== build 87 ==
## dma_controller
module dma_controller(
    input wire clk,
    input wire reset,
    input wire trigger,
    input wire [4:0] length,
    input wire [31:0] source_address,
    input wire [31:0] destination_add,
    input wire ARREADY,
    input wire [31:0] RDATA,
    input wire RVALID,
    input wire AWREADY,
    input wire WREADY,
    input wire BVALID,
    output reg done,
    output reg [31:0] ARADDR,
    output reg ARVALID,
    output reg RREADY,
    output reg [31:0] AWADDR,
    output reg AWVALID,
    output reg [31:0] WDATA,
    output reg WVALID,
    output reg BREADY
);
Settings: LEC_CHECK=0, ABC_AREA=1, CAP_MARGIN=10, CELL_PAD_IN_SITES_GLOBAL_PLACEMENT=0, CORE_ASPECT_RATIO=1.04, CORE_MARGIN=8, CORE_UTILIZATION=28, CTS_CLUSTER_SIZE=33, GPL_ROUTABILITY_DRIVEN=1, MAX_ROUTING_LAYER=met4, MIN_ROUTING_LAYER=met1, PLACE_DENSITY_LB_ADDON=0.15, SLEW_MARGIN=25, TNS_END_PERCENT=100; clock period 1.69 ns.
run.sh (not shown) runs the stock make flow with config.mk's settings and CLKGATE_MAP_FILE=.
Layout checks on build 87: not met. Flow itself completed; violations: negative setup slack.
## Diff of input files: build 15 against build 87
- removing TNS_END_PERCENT (formerly 100)
- changing SLEW_MARGIN from 25 to 20
- removing CORE_ASPECT_RATIO (formerly 1.04)
- removing MAX_ROUTING_LAYER (formerly met4)
- removing ABC_AREA (formerly 1)
- removing PLACE_DENSITY_LB_ADDON (formerly 0.15)
- changing CORE_UTILIZATION from 28 to 65
- removing CTS_CLUSTER_SIZE (formerly 33)
- changing CAP_MARGIN from 10 to 20
- removing MIN_ROUTING_LAYER (formerly met1)
- removing GPL_ROUTABILITY_DRIVEN (formerly 1)
- removing CELL_PAD_IN_SITES_GLOBAL_PLACEMENT (formerly 0)
- changing CORE_MARGIN from 8 to 2
- changing the clock period (ns, I/O delays scaled along) from 1.69 to 1.99
[summary]
Sequential power (build 15 / build 87): 0.831
Build 15 has less setup slack than build 87.
Final checks on build 15, whose flow otherwise completed, came back failing, citing negative setup slack.
Number of CTS-inserted buffers: build 15 vs build 87 down about 16%
On build 15: tap cell count is about 60% lower than what build 87 gave.
Comparing build 87 and build 15, global router's overall resource usage is lower on build 87.
Utilization of the core after routing in build 15 is 46 points above build 87.
Number of different library cells in the post-synthesis netlist is higher on build 15
The following lists how build 11 was set up differently from build 15:
- CORE_UTILIZATION changed from 65 to 40
- the clock period (ns, I/O delays scaled along) changed from 1.99 to 2.9
The final layout from build 11, which completed every stage, passed the timing, DRC and antenna checks at the end of the flow. The share of power burned in combinational logic in build 11 sits 8.6 points below the value recorded for build 15. Delta (build 11 minus build 15): combinational share of cell area decreased 0.37 points; number of detailed-route iterations in the first pass lost 2; number of cell rows now sits higher; power of the sequential group went down about 30%; synthesized-area fraction occupied by ao, oa, aoi and oai cells did not really move. Build 15 leaves less setup margin than build 11. Taking build 11 as 1.0, build 15 lands at 0.62 on area enclosed by the die boundary. For build 15, the endpoint of the worst setup timing path was fifo.read_data[27], unlike build 11, where it was fifo.mem[7][27]. Of the two values seen for uppermost layer routed, met5 was produced by build 15 and met4 by build 11.
Modified inputs, build 7 compared to build 11
- CORE_UTILIZATION: 40 -> 72
- the clock period (ns, I/O delays scaled along): 2.9 -> 2.22
==> results <==
Completing all stages was not enough for build 7: its layout failed the final checks because of negative setup slack. First-pass GRT wire length (build 7 / build 11): 1.07. Diff build 11 -> build 7: final cell count shows a reduction of about 10%; count of inserted tapcells shows a reduction of 455. Area fraction of clock buffers and clock inverters was higher in the run labelled build 11.
diff inputs: build 7 => build 76
- CELL_PAD_IN_SITES_DETAIL_PLACEMENT now 1, previously not set
- CORE_UTILIZATION now 40, was 72
- the clock period (ns, I/O delays scaled along) now 3.2, was 2.22
==> comparison <==
Across build 7 and build 76, a clean result was obtained everywhere but in build 7. [flow] build 7 | stages: complete | final checks: fail | reason: negative setup slack. The clock distribution area overhead in the final layout reported for build 76 is greater than that of build 7 by 0.41 points. Between build 7 and build 76, fmax is higher for build 7, build 76 comes in under that. Die boundary width, build 7 and build 76: lower on build 7. Relative to build 7, wire length of the first global-routing pass increased by about 3% in build 76. Cmp build 7 and build 76 / total power / lower: build 76. Looking at count of filler cells inserted in the layout across build 7 and build 76, the one that comes out lower is build 7. Maximum number of pins on one net before global-route repair in build 76 is about 90% higher than in build 7.

========
Starting RTL as in the previous note.
// dma_controller
module dma_controller(
    input wire clk,
    input wire reset,
    input wire trigger,
    input wire [4:0] length,
    input wire [31:0] source_address,
    input wire [31:0] destination_add,
    input wire ARREADY,
    input wire [31:0] RDATA,
    input wire RVALID,
    input wire AWREADY,
    input wire WREADY,
    input wire BVALID,
    output reg done,
    output reg [31:0] ARADDR,
    output reg ARVALID,
    output reg RREADY,
    output reg [31:0] AWADDR,
    output reg AWVALID,
    output reg [31:0] WDATA,
    output reg WVALID,
    output reg BREADY
);
clock: 2.9 ns
lec_check: 0
cap_margin: 20
core_margin: 2
core_utilization: 28
slew_margin: 20
The baseline produced a clean layout.
Edit:
- CORE_UTILIZATION: 28 -> 66
- CTS_CLUSTER_SIZE: not set -> 36
- clock period: 2.9 -> 1.61 ns (I/O delays scaled with it)
Effect:
- The changed run finished but failed the layout checks on negative setup slack
- count of clock-buffer cells in the layout climbs by 3
- hold slack loses 0.24 ns
- total power climbs by about 100%
Edit:
- CORE_UTILIZATION: 66 -> 64
- CTS_CLUSTER_SIZE: 36 -> not set
- clock period: 1.61 -> 2.08 ns (I/O delays scaled with it)
The changed run produced a layout that fails on negative setup slack.
Power fell by about 26%.
Non-clock buffer count fell by 146.
Via count went down by about 12%.
Worst hold slack is better by 0.11 ns.
Edit:
- CORE_UTILIZATION: 64 -> 70
- CTS_CLUSTER_SIZE: not set -> 40
- SETUP_SLACK_MARGIN: not set -> 0.6
The changed run ran to the end with violations: negative setup slack.
Worst setup slack got worse by 0.78 ns.
Final area came out higher by a few percent.
Die size fell by a little under a tenth.
Sequential power hardly moves.
Synthesized area stays the same.
Clock-buffer cell count increases by 2.
Sequential share of layout area goes down by 1.3 points.
Wire length climbs by well over a third.
Power figures rest on the tool's default switching activity, not on a simulated workload.
